==> inputs of sierra <==
==> flow/design.v (excerpt) <==
module FFT_TOB  # ( parameter   DEPTH_BUTTER_ONE    = 8    ,
                                DEPTH_BUTTER_TWO    = 4    ,
                                DEPTH_BUTTER_THREE  = 2    ,
                                DEPTH_BTTER_FOUR    = 1    ,  
                                WIDTH               = 16   ,
                                STAGES              = 6    ,
                                FIXED_POINT         = 11   )
( 
input     wire    signed      [WIDTH-1:0]     Input_re          ,
input     wire    signed      [WIDTH-1:0]     Input_Im          ,
input     wire                                cordic_Valid      ,
input     wire                                clk               ,
input     wire                                rst               ,
output    wire    signed      [WIDTH-1:0]     Output_FFT_Re     ,
output    wire    signed      [WIDTH-1:0]     Output_FFT_Im     ,
output    wire                                Data_Valid    
);
make LEC_CHECK=0 ABC_AREA=1 CAP_MARGIN=20 CORE_ASPECT_RATIO=1.05 CORE_MARGIN=2 CORE_UTILIZATION=71 CTS_CLUSTER_DIAMETER=310 CTS_CLUSTER_SIZE=38 GPL_ROUTABILITY_DRIVEN=1 HOLD_SLACK_MARGIN=-0.08 MIN_ROUTING_LAYER=met1 PLACE_DENSITY=0.69 SETUP_SLACK_MARGIN=4.33 SLEW_MARGIN=25 TNS_END_PERCENT=70 finish   # period 14.8 ns
run.sh (not shown) runs the stock make flow with config.mk's settings and CLKGATE_MAP_FILE=.
==> pepper: changes against sierra <==
Settings changed: ABC_AREA 1 to not set, CORE_ASPECT_RATIO 1.05 to not set, CORE_UTILIZATION 71 to 40, CTS_CLUSTER_DIAMETER 310 to not set, CTS_CLUSTER_SIZE 38 to not set, GPL_ROUTABILITY_DRIVEN 1 to not set, HOLD_SLACK_MARGIN -0.08 to not set, MIN_ROUTING_LAYER met1 to not set, PLACE_DENSITY 0.69 to not set, SETUP_SLACK_MARGIN 4.33 to not set, SLEW_MARGIN 25 to 20, TNS_END_PERCENT 70 to not set.
==> flow/constraint.sdc (replaced) <==
create_clock -name core_clock -period 18.9 [get_ports {clk}]
set_input_delay 3.7800 -clock core_clock [delete_from_list [all_inputs] [get_ports {clk}]]
set_output_delay 3.7800 -clock core_clock [all_outputs]
set_load 0.01 [all_outputs]
==> qor.yml <==
synthCells: 6833
met2_usage_pct: 106.0
fp_util_pct: 71.97
dp_cells: 8951
haltStage: "global routing"
error: "[ERROR GRT-0232] Routing congestion too high. Check the congestion heatmap in the GUI."
status: "did not finish"
synthDominantCellAreaShare_pct: 22.65
syn_nets: 8026
grt.total_usage_pct: 93.08
-- figures above: sierra

==> qor.yml <==
dp_cells: 8594
status: "finished with violations"
synthCells: 5829
setup_ws_ns: -4.134
synthDominantCellAreaShare_pct: 22.83
violatedChecks: "setup timing"
setup_violations: 32
fp_util_pct: 40.36
-- figures above: pepper


* * *

==> run a: inputs <==
Starting RTL as in the previous note.
==> flow/config.mk <==
export PLATFORM = sky130hd
export DESIGN_NAME = FFT_TOB
export DESIGN_NICKNAME = FFT_TOB
export VERILOG_FILES = /design/flow/design.v
export SDC_FILE = /design/flow/constraint.sdc
export NUM_CORES = 4
export LEC_CHECK = 0
export ABC_AREA = 1
export CAP_MARGIN = 0
export CORE_MARGIN = 2
export CORE_UTILIZATION = 70
export CTS_CLUSTER_DIAMETER = 310
export CTS_CLUSTER_SIZE = 39
export HOLD_SLACK_MARGIN = 0.3
export SETUP_SLACK_MARGIN = 4.06
export SLEW_MARGIN = 20
export TNS_END_PERCENT = 5
==> flow/constraint.sdc <==
create_clock -name core_clock -period 15.0 [get_ports {clk}]
set_input_delay 3.0000 -clock core_clock [delete_from_list [all_inputs] [get_ports {clk}]]
set_output_delay 3.0000 -clock core_clock [all_outputs]
set_load 0.01 [all_outputs]
==> run b: changes against run a <==
Settings changed: CAP_MARGIN 0 to 20, CTS_CLUSTER_DIAMETER 310 to 255, CTS_CLUSTER_SIZE 39 to unset, SETUP_SLACK_MARGIN 4.06 to -1.97, TNS_END_PERCENT 5 to unset.
==> flow/constraint.sdc (replaced) <==
create_clock -name core_clock -period 19.9 [get_ports {clk}]
set_input_delay 3.9800 -clock core_clock [delete_from_list [all_inputs] [get_ports {clk}]]
set_output_delay 3.9800 -clock core_clock [all_outputs]
set_load 0.01 [all_outputs]
==> run c: changes against run a <==
Settings changed: ABC_AREA 1 to unset, CAP_MARGIN 0 to 25, CELL_PAD_IN_SITES_GLOBAL_PLACEMENT set to 3, CORE_MARGIN 2 to 10, CORE_UTILIZATION 70 to 40, CTS_CLUSTER_DIAMETER 310 to 391, CTS_CLUSTER_SIZE 39 to 14, HOLD_SLACK_MARGIN 0.3 to unset, MAX_ROUTING_LAYER set to met4, PLACE_DENSITY_LB_ADDON set to 0.25, SETUP_SLACK_MARGIN 4.06 to 5.0, TNS_END_PERCENT 5 to 70.
==> flow/constraint.sdc (replaced) <==
create_clock -name core_clock -period 22.7 [get_ports {clk}]
set_input_delay 4.5400 -clock core_clock [delete_from_list [all_inputs] [get_ports {clk}]]
set_output_delay 4.5400 -clock core_clock [all_outputs]
set_load 0.01 [all_outputs]
==> run d: changes against run a <==
Settings changed: ABC_AREA 1 to unset, CAP_MARGIN 0 to 20, CORE_UTILIZATION 70 to 60, CTS_CLUSTER_DIAMETER 310 to unset, CTS_CLUSTER_SIZE 39 to unset, HOLD_SLACK_MARGIN 0.3 to unset, SETUP_SLACK_MARGIN 4.06 to 4.56, TNS_END_PERCENT 5 to unset.
==> flow/constraint.sdc (replaced) <==
create_clock -name core_clock -period 16.0 [get_ports {clk}]
set_input_delay 3.2000 -clock core_clock [delete_from_list [all_inputs] [get_ports {clk}]]
set_output_delay 3.2000 -clock core_clock [all_outputs]
set_load 0.01 [all_outputs]
==> comparison <==
- Run a aborted during 5_1_grt. Run b reached the layout checks and failed them: negative setup slack. Run c finished with negative setup slack left. Run d ran to the end with violations: negative setup slack.
- Between run d and run b, the lower cell count is in run d (gap about 8%, measured against run b).
- Critical path depth, lowest first: run d, run c, run b.
- Count of clock-buffer cells in the layout: run d is lower than run b (6).
- Via count: run c < run d < run b.
- In run d the worst hold slack is better than in run b, by 0.027 ns.
- Synthesized cell count: run a is higher than run d (17%).
- Non-clock buffer count: run c is lower than run d (149).
- Flip-flop count is the same in run b and run c.

* * *

==> exp/fjord: inputs <==
Starting RTL as in the previous note.
Settings: LEC_CHECK=0, ABC_AREA=1, CAP_MARGIN=20, CORE_ASPECT_RATIO=0.5, CORE_MARGIN=2, CORE_UTILIZATION=72, CTS_CLUSTER_DIAMETER=339, CTS_CLUSTER_SIZE=100, PLACE_DENSITY=0.39, SETUP_SLACK_MARGIN=3.66, SLEW_MARGIN=20; clock period 12.3 ns.
==> exp/ember (differences from exp/fjord) <==
==> flow/config.mk (replaced) <==
export PLATFORM = sky130hd
export DESIGN_NAME = FFT_TOB
export DESIGN_NICKNAME = FFT_TOB
export VERILOG_FILES = /design/flow/design.v
export SDC_FILE = /design/flow/constraint.sdc
export NUM_CORES = 4
export LEC_CHECK = 0
export ABC_AREA = 1
export CAP_MARGIN = 20
export CORE_ASPECT_RATIO = 1.05
export CORE_MARGIN = 2
export CORE_UTILIZATION = 72
export CTS_CLUSTER_DIAMETER = 31
export CTS_CLUSTER_SIZE = 72
export GPL_ROUTABILITY_DRIVEN = 1
export HOLD_SLACK_MARGIN = -0.08
export MIN_ROUTING_LAYER = met1
export PLACE_DENSITY_LB_ADDON = 0.21
export SETUP_SLACK_MARGIN = 3.54
export SLEW_MARGIN = 25
export TNS_END_PERCENT = 30
==> flow/constraint.sdc (replaced) <==
create_clock -name core_clock -period 28.6 [get_ports {clk}]
set_input_delay 5.7200 -clock core_clock [delete_from_list [all_inputs] [get_ports {clk}]]
set_output_delay 5.7200 -clock core_clock [all_outputs]
set_load 0.01 [all_outputs]
==> exp/indigo (differences from exp/fjord) <==
==> flow/config.mk (replaced) <==
export PLATFORM = sky130hd
export DESIGN_NAME = FFT_TOB
export DESIGN_NICKNAME = FFT_TOB
export VERILOG_FILES = /design/flow/design.v
export SDC_FILE = /design/flow/constraint.sdc
export NUM_CORES = 4
export LEC_CHECK = 0
export CAP_MARGIN = 20
export CORE_MARGIN = 2
export CORE_UTILIZATION = 65
export CTS_CLUSTER_SIZE = 43
export SETUP_SLACK_MARGIN = -0.95
export SLEW_MARGIN = 20
export TNS_END_PERCENT = 5
==> flow/constraint.sdc (replaced) <==
create_clock -name core_clock -period 15.8 [get_ports {clk}]
set_input_delay 3.1600 -clock core_clock [delete_from_list [all_inputs] [get_ports {clk}]]
set_output_delay 3.1600 -clock core_clock [all_outputs]
set_load 0.01 [all_outputs]
==> exp/onyx (differences from exp/fjord) <==
==> flow/config.mk (replaced) <==
export PLATFORM = sky130hd
export DESIGN_NAME = FFT_TOB
export DESIGN_NICKNAME = FFT_TOB
export VERILOG_FILES = /design/flow/design.v
export SDC_FILE = /design/flow/constraint.sdc
export NUM_CORES = 4
export LEC_CHECK = 0
export CAP_MARGIN = 20
export CORE_MARGIN = 2
export CORE_UTILIZATION = 50
export SETUP_SLACK_MARGIN = 3.42
export SLEW_MARGIN = 20
==> flow/constraint.sdc (replaced) <==
create_clock -name core_clock -period 12.7 [get_ports {clk}]
set_input_delay 2.5400 -clock core_clock [delete_from_list [all_inputs] [get_ports {clk}]]
set_output_delay 2.5400 -clock core_clock [all_outputs]
set_load 0.01 [all_outputs]
==> qor summary <==
	exp/indigo	exp/ember	exp/fjord	exp/onyx
Result of the run	failed layout checks	timing/DRC/antenna clean	stopped before the end	failed layout checks
Last stage reached	-	-	global routing (5_1_grt)	-
Reasons for failing layout checks	negative setup slack	-	-	negative setup slack
Routability congestion estimate from global placement	1.055	1.015	1.043	1.026
Layout overhead on the synthesized area	27.26%	19.12%	-	33.28%
Required time reported for the critical path endpoint	12,640 ps	22,880 ps	-	10,160 ps
Startpoint Class	input port	input port	-	input port
Fin Clk Skew	50.63 ps	72.96 ps	-	24.59 ps
Clock-cell share	2.660%	4.847%	-	2.609%
Logic inverters	992	1,714	-	992
Post-CTS repair timing setup buffer count	69	174	23	92
Total number of H-tree levels	2	3	1	2
Buffers & Inverters on Critical Path	20	27	-	20
Actual transition at the worst max-transition pin	1003 ps	1129 ps	-	962.0 ps
Post-synth net total	7,022	8,026	8,026	7,022
First-pass iteration count of the detailed router	5	10	-	7
Number of cells after detailed placement	7,940	7,808	9,008	8,334
Count of instantiated cells in the yosys netlist	5,829	6,833	6,833	5,829
Seq. cell area	0.01230 sq mm	0.01229 sq mm	-	0.01230 sq mm

* * *

==> job 7213 <==
Starting RTL as in the previous note.
Settings: LEC_CHECK=0, CAP_MARGIN=20, CORE_MARGIN=2, CORE_UTILIZATION=72, CTS_CLUSTER_DIAMETER=339, CTS_CLUSTER_SIZE=100, PLACE_DENSITY=0.39, SETUP_SLACK_MARGIN=3.66, SLEW_MARGIN=20; clock period 12.3 ns.
==> job 1656 (differences from job 7213) <==
- CORE_UTILIZATION: 72 -> 66
- CTS_CLUSTER_DIAMETER: 339 -> default
- CTS_CLUSTER_SIZE: 100 -> default
- PLACE_DENSITY: 0.39 -> default
- SETUP_SLACK_MARGIN: 3.66 -> default
==> flow/constraint.sdc (replaced) <==
create_clock -name core_clock -period 22.2 [get_ports {clk}]
set_input_delay 4.4400 -clock core_clock [delete_from_list [all_inputs] [get_ports {clk}]]
set_output_delay 4.4400 -clock core_clock [all_outputs]
set_load 0.01 [all_outputs]
==> results <==
Job 1656 finished with setup timing left. Job 7213 died in global routing (5_1_grt) on GRT-0232.
Against job 1656, the die area of job 7213 is smaller by 8.2%.
Area after synthesis is the same in job 7213 and job 1656.
Synthesized cell count is the same in job 1656 and job 7213.
==> figures <==
item	job 7213	job 1656
Run status	did not finish	complete, but fails checks
Failing step	global routing (5_1_grt)	-
Violated checks	-	setup timing
Chip area	77100 um2	84000 um2
Last weighted congestion value of the routability-driven placer	1.07	1.02
Row count	100	104
Placed cell area	65200 um2	63200 um2
Post-CTS resize count	398	492
Die width	278 um	290 um
Initial standard-cell utilization of the core	0.726	0.668
Placed wire-length estimate	138000 um	127000 um
Core Region	74300 um2	80700 um2
Die extent in y	278 um	290 um
Setup bufs post-CTS	82	84
Number of levels in the clock H-tree	1	2
Placement-stage worst setup slack	-9.54 ns	-4.06 ns
Number of buffers inserted during clock tree synthesis	8	52

* * *

==> job 9551 <==
FFT_TOB again, from the RTL that the note above started with.
clock: 19.9 ns
lec_check: 0
abc_area: 1
cap_margin: 20
core_margin: 2
core_utilization: 72
cts_cluster_diameter: 255
hold_slack_margin: 0.3
setup_slack_margin: -1.97
slew_margin: 20
==> inputs of job 8503, as changes to job 9551 <==
- ABC_AREA: 1 -> not set
- CORE_UTILIZATION: 72 -> 40
- CTS_CLUSTER_DIAMETER: 255 -> not set
- HOLD_SLACK_MARGIN: 0.3 -> not set
- SETUP_SLACK_MARGIN: -1.97 -> not set
==> flow/constraint.sdc (replaced) <==
create_clock -name core_clock -period 26.6 [get_ports {clk}]
set_input_delay 5.3200 -clock core_clock [delete_from_list [all_inputs] [get_ports {clk}]]
set_output_delay 5.3200 -clock core_clock [all_outputs]
set_load 0.01 [all_outputs]
==> inputs of job 1602, as changes to job 9551 <==
- ABC_AREA: 1 -> 0
- CORE_ASPECT_RATIO: not set -> 1.05
- CTS_CLUSTER_DIAMETER: 255 -> 31
- CTS_CLUSTER_SIZE: not set -> 72
- GPL_ROUTABILITY_DRIVEN: not set -> 1
- HOLD_SLACK_MARGIN: 0.3 -> -0.08
- MIN_ROUTING_LAYER: not set -> met1
- PLACE_DENSITY: not set -> 0.69
- SETUP_SLACK_MARGIN: -1.97 -> -2.0
- SLEW_MARGIN: 20 -> 25
- TNS_END_PERCENT: not set -> 30
==> flow/constraint.sdc (replaced) <==
create_clock -name core_clock -period 28.6 [get_ports {clk}]
set_input_delay 5.7200 -clock core_clock [delete_from_list [all_inputs] [get_ports {clk}]]
set_output_delay 5.7200 -clock core_clock [all_outputs]
set_load 0.01 [all_outputs]
==> flow_summary.toml <==
# yosys + openroad results
[floorplan]
floorplan.die_area_sq_um = 77700

[status]
flow.stopped_at = "global routing (5_1_grt)"
run_status = "did not finish"
stop_error = "[ERROR GRT-0232] Routing congestion too high. Check the congestion heatmap in the GUI."

[placement]
postPlaceCellArea_sq_um = 63700

[grt]
track_usage_pct = 79.1

[synthesis]
yosys-stat-cells = 6833
yosysChipArea_sq_um = 54400
the above is filed under job 9551

==> flow_summary.toml <==
# physical design summary
[status]
run_status = "timing/DRC/antenna clean"

[sta]
clock_period_minus_worst_slack_ns = 26.21

[worst_hold_path]
timing.hold.worst.start = "U2_Butterfly.U1_REGFILE.reg_re[1][12]$_DFF_PN0_"
hold_critical_path_endpoint = "U2_Butterfly.U1_REGFILE.reg_re[2][12]$_DFF_PN0_"

[synthesis]
ys_sh_mux_pct = 1.97
yosys-stat-cells = 5829
yosysChipArea_sq_um = 53900
yosysWarnings = 15

[worst_setup_path]
timing.critical_path.required_ns = 21.28

[placement]
postPlaceCellArea_sq_um = 61200

[floorplan]
floorplan.die_area_sq_um = 138000

[routing]
met3_length_microns = 6850
the above is filed under job 8503

==> flow_summary.toml <==
# physical design summary
[floorplan]
floorplan.die_area_sq_um = 77100

[status]
run_status = "complete, but fails checks"
so_faults = "negative setup slack"

[sta]
worst_slack_ns = -1.03
setup_viol = 12

[synthesis]
yosysChipArea_sq_um = 53900

[placement]
postPlaceCellArea_sq_um = 57700
the above is filed under job 1602


* * *

==> 07-27: inputs <==
FFT_TOB again, from the RTL that the note above started with.
clock: 15.1 ns
lec_check: 0
abc_area: 1
cap_margin: 10
core_margin: 2
core_utilization: 72
cts_cluster_diameter: 329
cts_cluster_size: 98
setup_slack_margin: 0.59
slew_margin: 20
==> 08-12: changes against 07-27 <==
ABC_AREA = not set   (was 1)
CAP_MARGIN = 20   (was 10)
CORE_UTILIZATION = 64   (was 72)
CTS_CLUSTER_DIAMETER = not set   (was 329)
CTS_CLUSTER_SIZE = not set   (was 98)
SETUP_SLACK_MARGIN = not set   (was 0.59)
==> flow/constraint.sdc (replaced) <==
create_clock -name core_clock -period 40.4 [get_ports {clk}]
set_input_delay 8.0800 -clock core_clock [delete_from_list [all_inputs] [get_ports {clk}]]
set_output_delay 8.0800 -clock core_clock [all_outputs]
set_load 0.01 [all_outputs]
==> 05-20: changes against 07-27 <==
CAP_MARGIN = 20   (was 10)
CELL_PAD_IN_SITES_DETAIL_PLACEMENT = 1   (was not set)
CORE_ASPECT_RATIO = 1.44   (was not set)
CORE_MARGIN = 8   (was 2)
CORE_UTILIZATION = 67   (was 72)
CTS_CLUSTER_DIAMETER = not set   (was 329)
CTS_CLUSTER_SIZE = not set   (was 98)
GPL_TIMING_DRIVEN = 0   (was not set)
MIN_ROUTING_LAYER = met2   (was not set)
SETUP_SLACK_MARGIN = -1.3   (was 0.59)
SLEW_MARGIN = 30   (was 20)
==> flow/constraint.sdc (replaced) <==
create_clock -name core_clock -period 31.6 [get_ports {clk}]
set_input_delay 6.3200 -clock core_clock [delete_from_list [all_inputs] [get_ports {clk}]]
set_output_delay 6.3200 -clock core_clock [all_outputs]
set_load 0.01 [all_outputs]
==> 01-28: changes against 07-27 <==
ABC_AREA = not set   (was 1)
CAP_MARGIN = 20   (was 10)
CORE_UTILIZATION = 33   (was 72)
CTS_CLUSTER_DIAMETER = not set   (was 329)
CTS_CLUSTER_SIZE = not set   (was 98)
SETUP_SLACK_MARGIN = not set   (was 0.59)
==> flow/constraint.sdc (replaced) <==
create_clock -name core_clock -period 26.6 [get_ports {clk}]
set_input_delay 5.3200 -clock core_clock [delete_from_list [all_inputs] [get_ports {clk}]]
set_output_delay 5.3200 -clock core_clock [all_outputs]
set_load 0.01 [all_outputs]
==> summary of the runs <==
- 01-28 produced a clean layout. 07-27 died in 5_1_grt. 08-12 produced a clean layout. 05-20 aborted during 3_5_place_dp.
- Of 07-27 and 01-28, 01-28 has the higher die area (gap about 53%, measured against 01-28).
- Against 01-28, the clock-buffer cell count of 08-12 is lower by 5.
- In 01-28 the non-clock buffer count is higher than in 08-12, by 697.
- Of 08-12 and 01-28, 08-12 has the higher first-iteration DRC count (gap about 10%, measured against 01-28).
- Against 08-12, the sequential share of layout area of 01-28 is lower by 2.8 points.
- Of 05-20 and 08-12, 05-20 has the higher synthesized cell count (gap 17%, measured against 08-12).
==> figures <==
| metric | 05-20 | 08-12 | 07-27 | 01-28 |
|---|---|---|---|---|
| Outcome | stopped before the end | timing/DRC/antenna clean | stopped before the end | timing/DRC/antenna clean |
| Last stage reached | 3_5_place_dp | - | 5_1_grt | - |
| Detailed route wirelength on metal2 | - | 67300 µm | - | 75500 µm |
| Worst setup skew after layout | - | 0.0927 ns | - | 0.0199 ns |
| Final weighted congestion in routability-driven placement | 1.17 | 1.03 | 1.01 | 0.961 |
| Hold Path Class | - | reg2reg | - | reg2reg |
| Number of stages on the worst hold path | - | 1 | - | 1 |
| Placed cells | - | 6824 | 8907 | 8551 |
| Max Buffers Root-to-Sink | - | 3 | 3 | 3 |
| Area of the placeable core | 80500 µm² | 83600 µm² | 74600 µm² | 163000 µm² |
| Count of inserted antenna diode cells | - | 4 | - | 0 |
| Count of buffers from port buffering | 66 | 67 | 67 | 67 |
